## run B
Design compl_mul, start of the top module:
module compl_mul(
   input logic clk_i, 
   input logic srst_i,
   input logic signed [17:0]data_a_i_i,   
   input logic signed [17:0]data_a_q_i,   
   input logic signed [17:0]data_b_i_i,   
   input logic signed [17:0]data_b_q_i,   
   output  logic signed  [36:0]data_i_o,    
   output  logic signed [36:0]data_q_o     
   );
For scale: about 5,400 cells after synthesis, roughly 74 flip-flops, about 51,000 um^2 of cells after synthesis.
Settings: LEC_CHECK=0, CAP_MARGIN=20, CELL_PAD_IN_SITES_DETAIL_PLACEMENT=0, CELL_PAD_IN_SITES_GLOBAL_PLACEMENT=0, CORE_MARGIN=2, CORE_UTILIZATION=72, CTS_CLUSTER_DIAMETER=194, GPL_TIMING_DRIVEN=1, SETUP_SLACK_MARGIN=-0.38, SLEW_MARGIN=20; clock period 7.72 ns.
run.sh (not shown) runs the stock make flow with config.mk's settings and CLKGATE_MAP_FILE=.
Run B: all stages done; final checks FAILED (setup timing).
Modified inputs, run A compared to run B
==> flow/config.mk <==
export PLATFORM = sky130hd
export DESIGN_NAME = compl_mul
export DESIGN_NICKNAME = compl_mul
export VERILOG_FILES = /design/flow/design.v
export SDC_FILE = /design/flow/constraint.sdc
export NUM_CORES = 4
export LEC_CHECK = 0
export ABC_AREA = 1
export CAP_MARGIN = 20
export CELL_PAD_IN_SITES_DETAIL_PLACEMENT = 0
export CELL_PAD_IN_SITES_GLOBAL_PLACEMENT = 0
export CORE_MARGIN = 2
export CORE_UTILIZATION = 71
export CTS_CLUSTER_DIAMETER = 60
export GPL_TIMING_DRIVEN = 1
export PLACE_DENSITY_LB_ADDON = 0.29
export SETUP_SLACK_MARGIN = 0.58
export SLEW_MARGIN = 20
==> flow/constraint.sdc <==
create_clock -name core_clock -period 5.7 [get_ports {clk_i}]
set_input_delay 1.1400 -clock core_clock [delete_from_list [all_inputs] [get_ports {clk_i}]]
set_output_delay 1.1400 -clock core_clock [all_outputs]
set_load 0.01 [all_outputs]
Findings:
Across run B and run A, no clean finish was achieved. Summary of run A over run B: number of placement rows moved up; share of cell area taken by muxes after synthesis level. Between run A and run B, the synthesized cell count is higher for run A. Summary: with run B as the reference, routability-driven placement congestion ratio in run A moved up by more than 10%. Compared with run B, in run A worst slack after detailed placement now smaller, simple logic cell fraction of the synthesized area now smaller, total of cells resized after clock tree synthesis now larger, area after synthesis now larger. Going from run B to run A, the die area was enlarged.

* * *

compl_mul again, from the RTL that the note above started with.
make LEC_CHECK=0 CAP_MARGIN=20 CELL_PAD_IN_SITES_DETAIL_PLACEMENT=0 CELL_PAD_IN_SITES_GLOBAL_PLACEMENT=1 CORE_ASPECT_RATIO=0.5 CORE_MARGIN=6 CORE_UTILIZATION=56 CTS_CLUSTER_DIAMETER=194 CTS_CLUSTER_SIZE=73 GPL_TIMING_DRIVEN=1 PLACE_DENSITY_LB_ADDON=0.29 SLEW_MARGIN=20 TNS_END_PERCENT=25 finish   # period 13.3 ns
Rerun with:
Settings changed: CELL_PAD_IN_SITES_DETAIL_PLACEMENT 0 to unset, CELL_PAD_IN_SITES_GLOBAL_PLACEMENT 1 to unset, CORE_ASPECT_RATIO 0.5 to unset, CORE_MARGIN 6 to 2, CORE_UTILIZATION 56 to 25, CTS_CLUSTER_DIAMETER 194 to unset, CTS_CLUSTER_SIZE 73 to unset, GPL_TIMING_DRIVEN 1 to unset, PLACE_DENSITY_LB_ADDON 0.29 to unset, TNS_END_PERCENT 25 to unset.
Clock period 13.3 ns to 11.8 ns, I/O delays scaled along.
Outcome:
- The changed run finished with timing, DRC and antenna clean
- routed wire length is lower by 2.0%
- setup slack degrades by 440 ps
- sequential cell count does not change
- first-iteration DRC count is lower by 28%
- die area is higher by 110%
- cell area is higher by 4.1%
Rerun with:
Settings changed: CAP_MARGIN 20 to 0, CORE_UTILIZATION 25 to 72, MAX_ROUTING_LAYER set to met4.
Clock period 11.8 ns to 7.97 ns, I/O delays scaled along.
The new run failed in global routing.
Area after synthesis stays the same.
Die area fell by about 65%.
Synthesized cell count does not change.
Rerun with:
Settings changed: CAP_MARGIN 0 to 40, CORE_UTILIZATION 72 to 69, CTS_CLUSTER_DIAMETER set to 375, MAX_ROUTING_LAYER met4 to unset.
Result:
- This time the run finished but fails on negative setup slack
- synthesized area is unchanged
- die area rises by 4.3%
- synthesized cell count is unchanged
Rerun with:
Settings changed: ABC_AREA set to 1, CAP_MARGIN 40 to 20, CORE_UTILIZATION 69 to 44, CTS_CLUSTER_DIAMETER 375 to unset.
Clock period 7.97 ns to 9.57 ns, I/O delays scaled along.
What happened: With this change the flow went through all stages and came out clean. Setup slack is better by 930 ps. Synthesized area climbs by 4.6%. Final cell count came out higher by 14%.

* * *

== sierra ==
compl_mul again, from the RTL that the note above started with.
make LEC_CHECK=0 CAP_MARGIN=20 CORE_ASPECT_RATIO=0.7 CORE_MARGIN=2 CORE_UTILIZATION=72 CTS_CLUSTER_DIAMETER=347 CTS_CLUSTER_SIZE=92 HOLD_SLACK_MARGIN=0.29 PLACE_DENSITY=0.39 SETUP_SLACK_MARGIN=0.88 SLEW_MARGIN=20 TNS_END_PERCENT=10 finish   # period 6.55 ns
No crash in sierra: every stage finished, but the layout fails its final checks due to setup timing.
The following lists how violet was set up differently from sierra:
Settings: CTS_CLUSTER_SIZE removed (was 92); CORE_ASPECT_RATIO removed (was 0.7); CTS_CLUSTER_DIAMETER removed (was 347); SETUP_SLACK_MARGIN removed (was 0.88); CORE_UTILIZATION changed from 72 to 40; TNS_END_PERCENT removed (was 10); HOLD_SLACK_MARGIN removed (was 0.29); PLACE_DENSITY removed (was 0.39); the clock period (ns, I/O delays scaled along) changed from 6.55 to 16.0.
==> comparison <==
Across sierra and violet, a clean result was obtained everywhere but in sierra. Looking at number of cells after detailed placement across sierra and violet, the one that comes out higher is violet. Compared with sierra, violet shows routed length on met3 that has gone down by more than half. Compared with sierra, violet shows initial cell density of the core lower by 32 points. In violet, the met2 track demand over resource in global routing came out 31 points below the value in sierra. When violet is measured against sierra, its final cell area excluding filler cells turns out 12% lower.
Here is what was changed in the inputs of xenon compared with violet.
Settings: swapping 40 for 50 in CORE_UTILIZATION; putting CELL_PAD_IN_SITES_GLOBAL_PLACEMENT at 1 where nothing was set; putting ABC_AREA at 0 where nothing was set; putting TNS_END_PERCENT at 20 where nothing was set; putting CTS_CLUSTER_DIAMETER at 75 where nothing was set; putting CTS_CLUSTER_SIZE at 31 where nothing was set; putting CORE_ASPECT_RATIO at 1.27 where nothing was set.
### Flow results
Against violet, xenon reports a slew at the pin with the worst max-slew slack that is higher. Summary: with violet as the reference, die width in xenon moved down by more than 10%. Maximum operating frequency (lower): violet. Between xenon and violet, the wire length of the first global-routing pass is lower for violet. Compared to violet, xenon shows a wider setup margin.
